Setup of run 1:
## reuleaux
module reuleaux(input logic clk, input logic rst_n, input logic [2:0] colour,
                input logic [7:0] centre_x, input logic [6:0] centre_y, input logic [7:0] diameter,
                input logic start, output logic done,
                output logic [7:0] vga_x, output logic [6:0] vga_y,
                output logic [2:0] vga_colour, output logic vga_plot);
     logic [7:0] offset_y;
     logic load_offset_y;
     logic reset_offset_y;
     logic [7:0] offset_x;
     logic load_offset_x;
     logic reset_offset_x;
     logic signed [9:0] crit;
     logic load_crit_a;
     logic load_crit_b;
     logic reset_crit;
     logic [7:0] c_x3;                                       
     assign c_x3 = centre_x;
     logic [6:0] c_y3;                                       
     logic [50:0] c_y3_temp;
     assign c_y3_temp = (centre_y - ((diameter * 30'b100010011010011010101001111101) / 30'b111011100110101100101000000000));
    logic [50:0] c_y3_temp_2;
    assign c_y3_temp_2 = c_y3_temp[50] ? -c_y3_temp : c_y3_temp;
     assign c_y3 = c_y3_temp_2[6:0];
     logic [7:0] c_x1;                                       
     assign c_x1 = (centre_x + diameter/8'b00000010);
     logic [6:0] c_y1;                                       
     logic [50:0] c_y1_temp; 
     assign c_y1_temp = (centre_y + ((diameter * 30'b010001001101001101010100111110) / 30'b111011100110101100101000000000));
     assign c_y1 = c_y1_temp[6:0];
     logic [7:0] c_x2;                                       
     logic [50:0] c_x2_temp;
     logic [50:0] c_x2_temp_2;
     assign c_x2_temp = (centre_x - diameter/8'b00000010);
     assign c_x2_temp_2 = c_x2_temp[50] ? -c_x2_temp : c_x2_temp;
     assign c_x2 = c_x2_temp_2[7:0];
     logic [6:0] c_y2;                                       
     logic [50:0] c_y2_temp;
     assign c_y2_temp = (centre_y + ((diameter * 30'b010001001101001101010100111110) / 30'b111011100110101100101000000000));
     assign c_y2 = c_y2_temp[6:0];
  ...
Size: ~4900 cells after synthesis, roughly 32 flip-flops, about 36000 sq um of cells after synthesis.
Settings: LEC_CHECK=0, ABC_AREA=0, CAP_MARGIN=15, CELL_PAD_IN_SITES_GLOBAL_PLACEMENT=0, CORE_ASPECT_RATIO=1.11, CORE_MARGIN=2, CORE_UTILIZATION=71, CTS_CLUSTER_DIAMETER=334, CTS_CLUSTER_SIZE=29, GPL_ROUTABILITY_DRIVEN=1, GPL_TIMING_DRIVEN=1, PLACE_DENSITY_LB_ADDON=0.19, SLEW_MARGIN=40; clock period 31.6 ns.
run.sh (not shown) runs the stock make flow with config.mk's settings and CLKGATE_MAP_FILE=.
No final results exist for run 1, since it was stopped by error GRT-0116 during global routing (5_1_grt).
Changes in run 2 relative to run 1:
==> flow/config.mk <==
export PLATFORM = sky130hd
export DESIGN_NAME = reuleaux
export DESIGN_NICKNAME = reuleaux
export VERILOG_FILES = /design/flow/design.v
export SDC_FILE = /design/flow/constraint.sdc
export NUM_CORES = 4
export LEC_CHECK = 0
export ABC_AREA = 1
export CAP_MARGIN = 15
export CELL_PAD_IN_SITES_GLOBAL_PLACEMENT = 0
export CORE_ASPECT_RATIO = 1.11
export CORE_MARGIN = 2
export CORE_UTILIZATION = 67
export CTS_CLUSTER_DIAMETER = 46
export CTS_CLUSTER_SIZE = 56
export GPL_ROUTABILITY_DRIVEN = 1
export GPL_TIMING_DRIVEN = 1
export MAX_ROUTING_LAYER = met4
export PLACE_DENSITY = 0.6
export SETUP_SLACK_MARGIN = 5.0
export SLEW_MARGIN = 0
==> flow/constraint.sdc <==
create_clock -name core_clock -period 26.9 [get_ports {clk}]
set_input_delay 5.3800 -clock core_clock [delete_from_list [all_inputs] [get_ports {clk}]]
set_output_delay 5.3800 -clock core_clock [all_outputs]
set_load 0.01 [all_outputs]
Results
Run 2 is listed as incomplete: the tool reported an error in global routing (5_1_grt) and the run ended there. Run 2 vs. run 1: number of instances resized during post-cts repair has increased; height of the chip climbed about 7%; area of the die saw an increase. Against run 1, run 2 comes in 1.8 points lower on mux share of post-synthesis cell area. Run 2 vs. run 1: part of the Yosys area used for sequential elements dropped 0.19 points, post-placement worst setup slack +590 ps, area reported by Yosys stat shows an increase of about 9%. Against run 1 as the reference, run 2 delivers a higher post-synthesis instance area.
Relative to run 2, the following input files were edited for run 3:
--- a/flow/config.mk
+++ b/flow/config.mk
@@ -12,5 +12,5 @@
 export CORE_MARGIN = 2
 export CORE_UTILIZATION = 67
-export CTS_CLUSTER_DIAMETER = 46
+export CTS_CLUSTER_DIAMETER = 237
 export CTS_CLUSTER_SIZE = 56
 export GPL_ROUTABILITY_DRIVEN = 1
- Flow for run 3 halted at global routing (5_1_grt), error code GRT-0116.
- Run 2 did not finish: a tool error stopped it during global routing (5_1_grt).
- Summary of run 3 over run 2: largest buffer count on any clock path held steady, total die area held steady, chip height held steady, quantity of gates resized following cts held steady.
- Diff run 3..run 2 | synthesized net count | unchanged
- Reported for run 2 and run 3, cell area after technology mapping turned out identical to the last digit.
- For share of flip-flops with an asynchronous set or reset after synthesis, run 2 and run 3 come out practically identical.
- [compare] base=run 2 new=run 3: mean instance size in the synthesized netlist has remained practically unchanged, final HPWL from detailed placement has remained practically unchanged.
The inputs of run 4 differ from those of run 3 as listed below.
==> flow/config.mk <==
export PLATFORM = sky130hd
export DESIGN_NAME = reuleaux
export DESIGN_NICKNAME = reuleaux
export VERILOG_FILES = /design/flow/design.v
export SDC_FILE = /design/flow/constraint.sdc
export NUM_CORES = 4
export LEC_CHECK = 0
export ABC_AREA = 0
export CAP_MARGIN = 15
export CELL_PAD_IN_SITES_GLOBAL_PLACEMENT = 0
export CORE_ASPECT_RATIO = 1.11
export CORE_MARGIN = 2
export CORE_UTILIZATION = 57
export CTS_CLUSTER_SIZE = 43
export GPL_ROUTABILITY_DRIVEN = 1
export GPL_TIMING_DRIVEN = 1
export PLACE_DENSITY_LB_ADDON = 0.19
export SLEW_MARGIN = 0
==> flow/constraint.sdc <==
create_clock -name core_clock -period 30.7 [get_ports {clk}]
set_input_delay 6.1400 -clock core_clock [delete_from_list [all_inputs] [get_ports {clk}]]
set_output_delay 6.1400 -clock core_clock [all_outputs]
set_load 0.01 [all_outputs]
### Flow results
The lower weighted congestion reported at the end of routability-driven placement came out of run 4. Diff run 3 -> run 4: synthesized area fell by 3200 sq um, mean instance size in the synthesized netlist moved up, row count rose 3. Note that the total of cells resized after clock tree synthesis recorded for run 4 amounts to 0.23 times the value seen in run 3. Ran to the end and failed final checks on negative setup slack: run 4.
Setup changes, run 4 to run 5
--- a/flow/config.mk
+++ b/flow/config.mk
@@ -8,11 +8,12 @@
 export ABC_AREA = 0
 export CAP_MARGIN = 15
-export CELL_PAD_IN_SITES_GLOBAL_PLACEMENT = 0
+export CELL_PAD_IN_SITES_GLOBAL_PLACEMENT = 3
 export CORE_ASPECT_RATIO = 1.11
 export CORE_MARGIN = 2
-export CORE_UTILIZATION = 57
-export CTS_CLUSTER_SIZE = 43
+export CORE_UTILIZATION = 29
+export CTS_CLUSTER_SIZE = 98
 export GPL_ROUTABILITY_DRIVEN = 1
 export GPL_TIMING_DRIVEN = 1
 export PLACE_DENSITY_LB_ADDON = 0.19
+export SETUP_SLACK_MARGIN = 5.0
 export SLEW_MARGIN = 0
--- outcome ---
- The flow for run 4 finished, though final verification flagged negative setup slack.
- Every stage of run 5 finished as expected; the final checks, on the other hand, flagged negative setup slack, which means the layout fails.
- met3 demand-to-capacity share in global routing sits lower in run 5 than in run 4.
- Run 5 vs run 4: cell area up by a little under 10%
- Compared with run 4, in run 5 clock latency on the worst-skew pair picked up an extra 20 ps, floorplan core area picked up an extra 97%, flip-flop count neither gained nor lost much.
- Count of cell types in the netlist came out exactly the same in run 5 and run 4.
- Number of instances in the synthesized netlist came out exactly the same in run 5 and run 4.
- The initial antenna violation count number comes out lower for run 4 vs run 5.
## Diff of input files: run 6 against run 5
==> flow/config.mk <==
export PLATFORM = sky130hd
export DESIGN_NAME = reuleaux
export DESIGN_NICKNAME = reuleaux
export VERILOG_FILES = /design/flow/design.v
export SDC_FILE = /design/flow/constraint.sdc
export NUM_CORES = 4
export LEC_CHECK = 0
export ABC_AREA = 0
export CAP_MARGIN = 15
export CELL_PAD_IN_SITES_GLOBAL_PLACEMENT = 0
export CORE_ASPECT_RATIO = 1.11
export CORE_MARGIN = 2
export CORE_UTILIZATION = 65
export CTS_CLUSTER_SIZE = 63
export GPL_ROUTABILITY_DRIVEN = 1
export GPL_TIMING_DRIVEN = 1
export SLEW_MARGIN = 40
==> comparison <==
[flow] run 5 | stages: complete | final checks: fail | reason: negative setup slack
Run 6 did not make it past global routing (5_1_grt), where a tool error ended it.
Per the comparison of run 6 with run 5, aoi/oai-family share of the synthesized area shows no meaningful change, width of the die shows a reduction of about 33%, I/O pin total shows no meaningful change, placement-stage cell area shows a reduction of 3900 sq um.
Number of core rows came out lower on run 6 than on run 5.
From run 5 to run 6 the numbers moved as follows: initial cell density of the core picked up an extra 36 points; number of buffers inserted to repair setup after CTS lost about 17%.
Re area inside the core boundary: run 5 was higher than run 6.
In run 6, the post-cts resize count came out 52% below the value in run 5.
Die area: run 6 better than run 5
NOTE vertical die size run 5->run 6 decreased by more than a quarter
